==> job 5312: inputs <==
==> flow/design.v (excerpt) <==
module HW3_FPMUL_754SP(Clk, Rst, St, FPmplier, FPmcand, Done, Ovf, Unf, FPproduct);
	input Clk, Rst, St;
	input [31:0] FPmplier, FPmcand;
	output reg [31:0] FPproduct;
	output reg Ovf, Unf, Done;
	wire [47:0] mult_out;
	wire [8:0] expo_out;		 
	reg [22:0] F;
	reg [8:0] E, E_biased;
	reg S;
	reg [1:0] state;
	assign mult_out = ({1'b1, FPmplier[22:0]}) * ({1'b1, FPmcand[22:0]});
	assign expo_out = (FPmplier[30:23] - 8'd127) + (FPmcand[30:23] - 8'd127);
	always @ (posedge Clk)	begin
		Done <= 1'b0;
		Ovf <= 1'b0;
		Unf <= 1'b0;
		if(Rst == 1'b1) begin
			state <= 2'b00;
		end
		else
		case(state)
			0: begin
				if(St == 1'b0)
					state <= 2'b00;
				else
					state <= 2'b01;
			end
			1: begin
				state <= 2'b10;
				S <= FPmplier[31] ^ FPmcand[31];
				if(FPmplier == 32'b0 || FPmcand == 32'b0) begin
					E <= 9'b0;
					E_biased <= 9'b0;
					F <= mult_out[45:23];
				end
				else if(mult_out[47] == 1'b1) begin
					E <= expo_out + 9'b1;
					E_biased <= expo_out + 9'd128;
					F <= mult_out[46:24];
				end
				else begin
					E <= expo_out;
					E_biased <= expo_out + 9'd127;
					F <= mult_out[45:23];
				end
			end
			2: begin
				state <= 2'b0;
				Done <= 1'b1;
				if(E_biased > 8'b11111110)
					Ovf <= 1'b1;
				if(E_biased < 8'b00000001)
					Unf <= 1'b1;
				FPproduct <= {S, E_biased[7:0], F};
			end
			default: begin
				if(St == 1'b0)
					state <= 2'b00;
				else
					state <= 2'b01;
			end
		endcase
	end
endmodule
export LEC_CHECK = 0
export ABC_AREA = 0
export CAP_MARGIN = 0
export CELL_PAD_IN_SITES_DETAIL_PLACEMENT = 0
export CORE_ASPECT_RATIO = 1.49
export CORE_MARGIN = 7
export CORE_UTILIZATION = 69
export CTS_CLUSTER_DIAMETER = 201
export CTS_CLUSTER_SIZE = 98
export HOLD_SLACK_MARGIN = 0.3
export MAX_ROUTING_LAYER = met5
export PLACE_DENSITY_LB_ADDON = 0.07
export SETUP_SLACK_MARGIN = 0.21
export SLEW_MARGIN = 15
export TNS_END_PERCENT = 20
create_clock -name core_clock -period 12.4 [get_ports {Clk}]
run.sh (not shown) runs the stock make flow with config.mk's settings and CLKGATE_MAP_FILE=.
==> job 5447 (differences from job 5312) <==
==> flow/config.mk (replaced) <==
export PLATFORM = sky130hd
export DESIGN_NAME = HW3_FPMUL_754SP
export DESIGN_NICKNAME = HW3_FPMUL_754SP
export VERILOG_FILES = /design/flow/design.v
export SDC_FILE = /design/flow/constraint.sdc
export NUM_CORES = 4
export LEC_CHECK = 0
export ABC_AREA = 0
export CAP_MARGIN = 0
export CELL_PAD_IN_SITES_DETAIL_PLACEMENT = 0
export CORE_MARGIN = 2
export CORE_UTILIZATION = 65
export CTS_CLUSTER_DIAMETER = 285
export CTS_CLUSTER_SIZE = 58
export MAX_ROUTING_LAYER = met5
export SETUP_SLACK_MARGIN = 1.46
export SLEW_MARGIN = 15
export TNS_END_PERCENT = 5
==> flow/constraint.sdc (replaced) <==
create_clock -name core_clock -period 5.62 [get_ports {Clk}]
set_input_delay 1.1240 -clock core_clock [delete_from_list [all_inputs] [get_ports {Clk}]]
set_output_delay 1.1240 -clock core_clock [all_outputs]
set_load 0.01 [all_outputs]
==> job 7588 (differences from job 5312) <==
==> flow/config.mk (replaced) <==
export PLATFORM = sky130hd
export DESIGN_NAME = HW3_FPMUL_754SP
export DESIGN_NICKNAME = HW3_FPMUL_754SP
export VERILOG_FILES = /design/flow/design.v
export SDC_FILE = /design/flow/constraint.sdc
export NUM_CORES = 4
export LEC_CHECK = 0
export CAP_MARGIN = 20
export CORE_MARGIN = 2
export CORE_UTILIZATION = 40
export SLEW_MARGIN = 20
==> flow/constraint.sdc (replaced) <==
create_clock -name core_clock -period 8.51 [get_ports {Clk}]
set_input_delay 1.7020 -clock core_clock [delete_from_list [all_inputs] [get_ports {Clk}]]
set_output_delay 1.7020 -clock core_clock [all_outputs]
set_load 0.01 [all_outputs]
==> results.py <==
# Generated from Yosys and OpenROAD reports
metrics = {
    "status": {
        "status": "complete, but fails checks",
        "violatedChecks": "setup timing",
    },
    "final_timing": {
        "hold-worst-slack_ns": 0.418,
        "fin_ws_ns": -2.54,
        "finalSetupViolCount": 32,
    },
    "cts": {
        "clock_latency_ns": 0.34,
        "cts_setup_buffers": 77,
    },
    "drt": {
        "drt_iter0_markers": 2258,
    },
    "worst_setup_path": {
        "required_ns": 5.83,
    },
    "placed_design": {
        "placed_area_um2": 26100,
    },
}
-- figures above: job 5447

==> results.py <==
# Generated from Yosys and OpenROAD reports
metrics = {
    "status": {
        "status": "no timing/DRC/antenna violations",
    },
    "final_timing": {
        "finalSetupViolCount": 0,
        "hold-worst-slack_ns": 0.419,
        "fin_ws_ns": 1.63,
    },
    "global_route": {
        "top_usage_layer": "met2",
    },
    "worst_setup_path": {
        "required_ns": 12.48,
        "rr_startpoint": "state[2]",
        "endpoint": "F[12]",
    },
    "drt": {
        "drt_iter0_markers": 1012,
    },
    "cts": {
        "clock_latency_ns": 0.33,
        "cts_setup_buffers": 0,
    },
    "yosys": {
        "top_area_cell": "fa_1",
        "ys_cells": 2355,
    },
}
-- figures above: job 5312

==> results.py <==
# Generated from Yosys and OpenROAD reports
metrics = {
    "final_timing": {
        "finalSetupViolCount": 0,
        "hold-worst-slack_ns": 0.416,
    },
    "floorplanning": {
        "dieHeight_um": 237,
    },
    "cts": {
        "clock_latency_ns": 0.32,
        "cts_setup_buffers": 15,
    },
    "worst_setup_path": {
        "critPathMaxStageDelay_ns": 0.61,
        "required_ns": 8.58,
    },
    "status": {
        "status": "no timing/DRC/antenna violations",
    },
    "drt": {
        "routed-wl-met3_um": 3950,
        "drt_iter0_markers": 1115,
    },
    "flow_run": {
        "maxCapViolCount": 0,
    },
    "yosys": {
        "synthArstFlopShare_pct": 0,
    },
    "final_layout": {
        "bufAreaShareNonClock_pct": 15.6,
    },
    "placed_design": {
        "placed_area_um2": 25700,
    },
    "min_path": {
        "hold_class": "flop to flop",
    },
}
-- figures above: job 7588


========
==> wip/zinc: inputs <==
HW3_FPMUL_754SP again, from the RTL that the note above started with.
Settings: LEC_CHECK=0, CAP_MARGIN=20, CORE_ASPECT_RATIO=0.85, CORE_MARGIN=2, CORE_UTILIZATION=40, CTS_CLUSTER_DIAMETER=292, CTS_CLUSTER_SIZE=47, PLACE_DENSITY_LB_ADDON=0.0, SETUP_SLACK_MARGIN=-0.31, SLEW_MARGIN=20; clock period 8.6 ns.
==> inputs of wip/onyx, as changes to wip/zinc <==
Settings changed: ABC_AREA set to 1, CORE_ASPECT_RATIO 0.85 to not set, CORE_UTILIZATION 40 to 72, CTS_CLUSTER_DIAMETER 292 to 237, CTS_CLUSTER_SIZE 47 to 85, PLACE_DENSITY_LB_ADDON 0.0 to 0.2, SETUP_SLACK_MARGIN -0.31 to not set.
==> inputs of wip/indigo, as changes to wip/zinc <==
Settings changed: ABC_AREA set to 0, CORE_ASPECT_RATIO 0.85 to not set, CORE_UTILIZATION 40 to 72, CTS_CLUSTER_DIAMETER 292 to 237, CTS_CLUSTER_SIZE 47 to 38, PLACE_DENSITY_LB_ADDON 0.0 to 0.2, SETUP_SLACK_MARGIN -0.31 to 2.3.
==> inputs of wip/violet, as changes to wip/zinc <==
Settings changed: ABC_AREA set to 1, CORE_ASPECT_RATIO 0.85 to 0.94, CORE_UTILIZATION 40 to 59, CTS_CLUSTER_DIAMETER 292 to 373, CTS_CLUSTER_SIZE 47 to 98, PLACE_DENSITY_LB_ADDON 0.0 to 0.13, SETUP_SLACK_MARGIN -0.31 to not set.
==> flow/constraint.sdc (replaced) <==
create_clock -name core_clock -period 5.97 [get_ports {Clk}]
set_input_delay 1.1940 -clock core_clock [delete_from_list [all_inputs] [get_ports {Clk}]]
set_output_delay 1.1940 -clock core_clock [all_outputs]
set_load 0.01 [all_outputs]
==> results <==
Outcome: wip/violet failed layout checks; wip/onyx finished clean; wip/zinc failed layout checks; wip/indigo did not finish
Last stage reached: wip/violet -; wip/onyx -; wip/zinc -; wip/indigo 5_1_grt
Reasons for failing layout checks: wip/violet negative setup slack; wip/onyx -; wip/zinc negative setup slack; wip/indigo -
Number of library cell types mapped by synthesis: wip/violet 35; wip/onyx 35; wip/zinc 66; wip/indigo 66
Post-place instance area: wip/violet 27800 sq um; wip/onyx 25700 sq um; wip/zinc 26000 sq um; wip/indigo 25700 sq um
Reg-to-reg critical path startpoint: wip/violet state[1]$_DFF_P_; wip/onyx state[1]$_DFF_P_; wip/zinc state[1]$_DFF_P_; wip/indigo -
Setup TNS after final layout: wip/violet -38.02 ns; wip/onyx 0 ns; wip/zinc -0.230 ns; wip/indigo -
Signal buffers: wip/violet 544; wip/onyx 195; wip/zinc 403; wip/indigo -
Post-DP HPWL: wip/violet 57000 microns; wip/onyx 52700 microns; wip/zinc 61900 microns; wip/indigo 55000 microns
Routability cong.: wip/violet 0.966; wip/onyx 0.962; wip/zinc 0.881; wip/indigo 1.01
Area leader share: wip/violet 41.2%; wip/onyx 41.2%; wip/zinc 44.4%; wip/indigo 44.4%
Post-synth mux share: wip/violet 0%; wip/onyx 0%; wip/zinc 0.955%; wip/indigo 0.955%
P&R area growth vs syn: wip/violet 32.1%; wip/onyx 10.9%; wip/zinc 21.9%; wip/indigo -
Register-to-register setup slack: wip/violet 4.21 ns; wip/onyx 6.86 ns; wip/zinc 7.03 ns; wip/indigo -
Post-CTS Setup Inserts: wip/violet 101; wip/onyx 0; wip/zinc 0; wip/indigo 132
Number of max-cap violations: wip/violet 0; wip/onyx 0; wip/zinc 0; wip/indigo -
Initial Util: wip/violet 60.1%; wip/onyx 72.5%; wip/zinc 40.6%; wip/indigo 73.2%
Final max-slew violation count: wip/violet 0; wip/onyx 0; wip/zinc 0; wip/indigo -

========
==> trial 74: inputs <==
==> flow/design.v <==
module HW3_FPMUL_754SP(Clk, Rst, St, FPmplier, FPmcand, Done, Ovf, Unf, FPproduct);
	input Clk, Rst, St;
	input [31:0] FPmplier, FPmcand;
	output reg [31:0] FPproduct;
	output reg Ovf, Unf, Done;
	wire [47:0] mult_out;
	wire [8:0] expo_out;		 
	reg [22:0] F;
	reg [8:0] E, E_biased;
	reg S;
	reg [1:0] state;
	assign mult_out = ({1'b1, FPmplier[22:0]}) * ({1'b1, FPmcand[22:0]});
	assign expo_out = (FPmplier[30:23] - 8'd127) + (FPmcand[30:23] - 8'd127);
	always @ (posedge Clk)	begin
		Done <= 1'b0;
		Ovf <= 1'b0;
		Unf <= 1'b0;
		if(Rst == 1'b1) begin
			state <= 2'b00;
		end
		else
		case(state)
			0: begin
				if(St == 1'b0)
					state <= 2'b00;
				else
					state <= 2'b01;
			end
			1: begin
				state <= 2'b10;
				S <= FPmplier[31] ^ FPmcand[31];
				if(FPmplier == 32'b0 || FPmcand == 32'b0) begin
					E <= 9'b0;
					E_biased <= 9'b0;
					F <= mult_out[45:23];
				end
				else if(mult_out[47] == 1'b1) begin
					E <= expo_out + 9'b1;
					E_biased <= expo_out + 9'd128;
					F <= mult_out[46:24];
				end
				else begin
					E <= expo_out;
					E_biased <= expo_out + 9'd127;
					F <= mult_out[45:23];
				end
			end
			2: begin
				state <= 2'b0;
				Done <= 1'b1;
				if(E_biased > 8'b11111110)
					Ovf <= 1'b1;
				if(E_biased < 8'b00000001)
					Unf <= 1'b1;
				FPproduct <= {S, E_biased[7:0], F};
			end
			default: begin
				if(St == 1'b0)
					state <= 2'b00;
				else
					state <= 2'b01;
			end
		endcase
	end
endmodule
==> flow/run.sh <==
#!/bin/bash
# the make line also repeats each setting of config.mk as NAME=value (left out here)
make -C /OpenROAD-flow-scripts/flow DESIGN_CONFIG=/design/flow/config.mk WORK_HOME=/design/flow/orfs CLKGATE_MAP_FILE= finish
==> flow/config.mk <==
export PLATFORM = sky130hd
export DESIGN_NAME = HW3_FPMUL_754SP
export DESIGN_NICKNAME = HW3_FPMUL_754SP
export VERILOG_FILES = /design/flow/design.v
export SDC_FILE = /design/flow/constraint.sdc
export NUM_CORES = 4
export LEC_CHECK = 0
export CAP_MARGIN = 20
export CORE_ASPECT_RATIO = 0.86
export CORE_MARGIN = 2
export CORE_UTILIZATION = 40
export CTS_CLUSTER_DIAMETER = 292
export CTS_CLUSTER_SIZE = 47
export PLACE_DENSITY_LB_ADDON = 0.0
export SETUP_SLACK_MARGIN = -0.31
export SLEW_MARGIN = 20
==> flow/constraint.sdc <==
create_clock -name core_clock -period 8.6 [get_ports {Clk}]
set_input_delay 1.7200 -clock core_clock [delete_from_list [all_inputs] [get_ports {Clk}]]
set_output_delay 1.7200 -clock core_clock [all_outputs]
set_load 0.01 [all_outputs]
==> build 94: changes against trial 74 <==
ABC_AREA = 1   (was not set)
CORE_ASPECT_RATIO = not set   (was 0.86)
CTS_CLUSTER_DIAMETER = 96   (was 292)
CTS_CLUSTER_SIZE = not set   (was 47)
PLACE_DENSITY_LB_ADDON = not set   (was 0.0)
SETUP_SLACK_MARGIN = not set   (was -0.31)
TNS_END_PERCENT = 30   (was not set)
==> build 18: changes against trial 74 <==
CORE_ASPECT_RATIO = not set   (was 0.86)
CORE_UTILIZATION = 57   (was 40)
CTS_CLUSTER_DIAMETER = not set   (was 292)
CTS_CLUSTER_SIZE = not set   (was 47)
PLACE_DENSITY_LB_ADDON = not set   (was 0.0)
SETUP_SLACK_MARGIN = 1.97   (was -0.31)
==> flow/constraint.sdc (replaced) <==
create_clock -name core_clock -period 7.48 [get_ports {Clk}]
set_input_delay 1.4960 -clock core_clock [delete_from_list [all_inputs] [get_ports {Clk}]]
set_output_delay 1.4960 -clock core_clock [all_outputs]
set_load 0.01 [all_outputs]
==> results <==
Status: build 94 no timing/DRC/antenna violations; trial 74 finished with violations; build 18 finished with violations
Violated checks: build 94 -; trial 74 negative setup slack; build 18 negative setup slack
MI comb area: build 94 0.0172 mm^2; trial 74 0.0172 mm^2; build 18 0.0185 mm^2
Synthesized instance count: build 94 3,049; trial 74 2,355; build 18 2,355
Simple share: build 94 0.191; trial 74 0.159; build 18 0.159
DR vias: build 94 18,300; trial 74 16,600; build 18 18,800
Core area: build 94 0.0578 mm^2; trial 74 0.0540 mm^2; build 18 0.0377 mm^2
Combinational share of cell area: build 94 0.654; trial 74 0.641; build 18 0.619
Non-clock inverters: build 94 978; trial 74 602; build 18 602
Die x size: build 94 246 um; trial 74 255 um; build 18 199 um
Met3 usage in global routing: build 94 0.0276; trial 74 0.0536; build 18 0.104
Buffers inserted by post-CTS timing repair: build 94 0; trial 74 0; build 18 106
Buffers, non-clock: build 94 189; trial 74 431; build 18 554
Multi-In Gates: build 94 1,890; trial 74 1,579; build 18 1,580
Sum of met2 wire segment lengths after detailed routing: build 94 29.5 mm; trial 74 31.0 mm; build 18 36.0 mm
Unrepaired setup endpoints after global routing: build 94 no; trial 74 yes; build 18 yes

========
==> inputs of 10-28 <==
RTL: the design.v shown in full above, as it stands there.
==> flow/config.mk <==
export PLATFORM = sky130hd
export DESIGN_NAME = HW3_FPMUL_754SP
export DESIGN_NICKNAME = HW3_FPMUL_754SP
export VERILOG_FILES = /design/flow/design.v
export SDC_FILE = /design/flow/constraint.sdc
export NUM_CORES = 4
export LEC_CHECK = 0
export CAP_MARGIN = 20
export CORE_ASPECT_RATIO = 1.04
export CORE_MARGIN = 2
export CORE_UTILIZATION = 40
export CTS_CLUSTER_DIAMETER = 292
export CTS_CLUSTER_SIZE = 47
export PLACE_DENSITY_LB_ADDON = 0.0
export SETUP_SLACK_MARGIN = -0.34
export SLEW_MARGIN = 20
==> flow/constraint.sdc <==
create_clock -name core_clock -period 8.6 [get_ports {Clk}]
set_input_delay 1.7200 -clock core_clock [delete_from_list [all_inputs] [get_ports {Clk}]]
set_output_delay 1.7200 -clock core_clock [all_outputs]
set_load 0.01 [all_outputs]
==> 01-17 (differences from 10-28) <==
==> flow/config.mk (replaced) <==
export PLATFORM = sky130hd
export DESIGN_NAME = HW3_FPMUL_754SP
export DESIGN_NICKNAME = HW3_FPMUL_754SP
export VERILOG_FILES = /design/flow/design.v
export SDC_FILE = /design/flow/constraint.sdc
export NUM_CORES = 4
export LEC_CHECK = 0
export CAP_MARGIN = 20
export CORE_MARGIN = 2
export CORE_UTILIZATION = 72
export PLACE_DENSITY_LB_ADDON = 0.2
export SETUP_SLACK_MARGIN = -0.09
export SLEW_MARGIN = 20
==> flow/constraint.sdc (replaced) <==
create_clock -name core_clock -period 8.46 [get_ports {Clk}]
set_input_delay 1.6920 -clock core_clock [delete_from_list [all_inputs] [get_ports {Clk}]]
set_output_delay 1.6920 -clock core_clock [all_outputs]
set_load 0.01 [all_outputs]
==> 06-06 (differences from 10-28) <==
==> flow/config.mk (replaced) <==
export PLATFORM = sky130hd
export DESIGN_NAME = HW3_FPMUL_754SP
export DESIGN_NICKNAME = HW3_FPMUL_754SP
export VERILOG_FILES = /design/flow/design.v
export SDC_FILE = /design/flow/constraint.sdc
export NUM_CORES = 4
export LEC_CHECK = 0
export ABC_AREA = 1
export CAP_MARGIN = 20
export CORE_ASPECT_RATIO = 0.94
export CORE_MARGIN = 2
export CORE_UTILIZATION = 72
export CTS_CLUSTER_DIAMETER = 373
export CTS_CLUSTER_SIZE = 98
export PLACE_DENSITY = 0.4
export SLEW_MARGIN = 20
==> flow/constraint.sdc (replaced) <==
create_clock -name core_clock -period 9.23 [get_ports {Clk}]
set_input_delay 1.8460 -clock core_clock [delete_from_list [all_inputs] [get_ports {Clk}]]
set_output_delay 1.8460 -clock core_clock [all_outputs]
set_load 0.01 [all_outputs]
==> 09-03 (differences from 10-28) <==
==> flow/config.mk (replaced) <==
export PLATFORM = sky130hd
export DESIGN_NAME = HW3_FPMUL_754SP
export DESIGN_NICKNAME = HW3_FPMUL_754SP
export VERILOG_FILES = /design/flow/design.v
export SDC_FILE = /design/flow/constraint.sdc
export NUM_CORES = 4
export LEC_CHECK = 0
export CAP_MARGIN = 20
export CORE_MARGIN = 2
export CORE_UTILIZATION = 70
export CTS_CLUSTER_SIZE = 39
export PLACE_DENSITY = 0.71
export SETUP_SLACK_MARGIN = -0.74
export SLEW_MARGIN = 20
export TNS_END_PERCENT = 5
==> flow/constraint.sdc (replaced) <==
create_clock -name core_clock -period 8.5 [get_ports {Clk}]
set_input_delay 1.7000 -clock core_clock [delete_from_list [all_inputs] [get_ports {Clk}]]
set_output_delay 1.7000 -clock core_clock [all_outputs]
set_load 0.01 [all_outputs]
==> run_results.csv <==
group,metric,value,unit
status,status,"no timing/DRC/antenna violations",
timing,worstMarginPinSlew,1.03,ns
routing,wl_met3,7300,µm
placement,post-place-cells,3553,
floorplan,taps,429,
critical_path,endpoint,"E_biased[0]",
yosys,synthCells,3049,
The numbers above come from 06-06.

==> run_results.csv <==
group,metric,value,unit
floorplan,taps,712,
timing,worst_slack,-0.154,ns
status,failed_checks,"negative setup slack",
timing,worstMarginPinSlew,0.961,ns
status,status,"failed layout checks",
timing,finalSetupViolations,16,
critical_path,endpoint,"F[18]",
The numbers above come from 10-28.

==> run_results.csv <==
group,metric,value,unit
status,failed_checks,"negative setup slack",
routing,wl_met3,6220,µm
yosys,synthCells,2355,
timing,worst_slack,-0.479,ns
status,status,"failed layout checks",
floorplan,taps,396,
timing,worstMarginPinSlew,0.867,ns
critical_path,endpoint,"F[19]",
timing,finalSetupViolations,31,
The numbers above come from 09-03.

==> run_results.csv <==
group,metric,value,unit
status,status,"failed layout checks",
status,failed_checks,"negative setup slack",
placement,post-place-cells,3054,
floorplan,taps,390,
critical_path,endpoint,"E_biased[7]",
timing,finalSetupViolations,32,
timing,worst_slack,-0.397,ns
The numbers above come from 01-17.

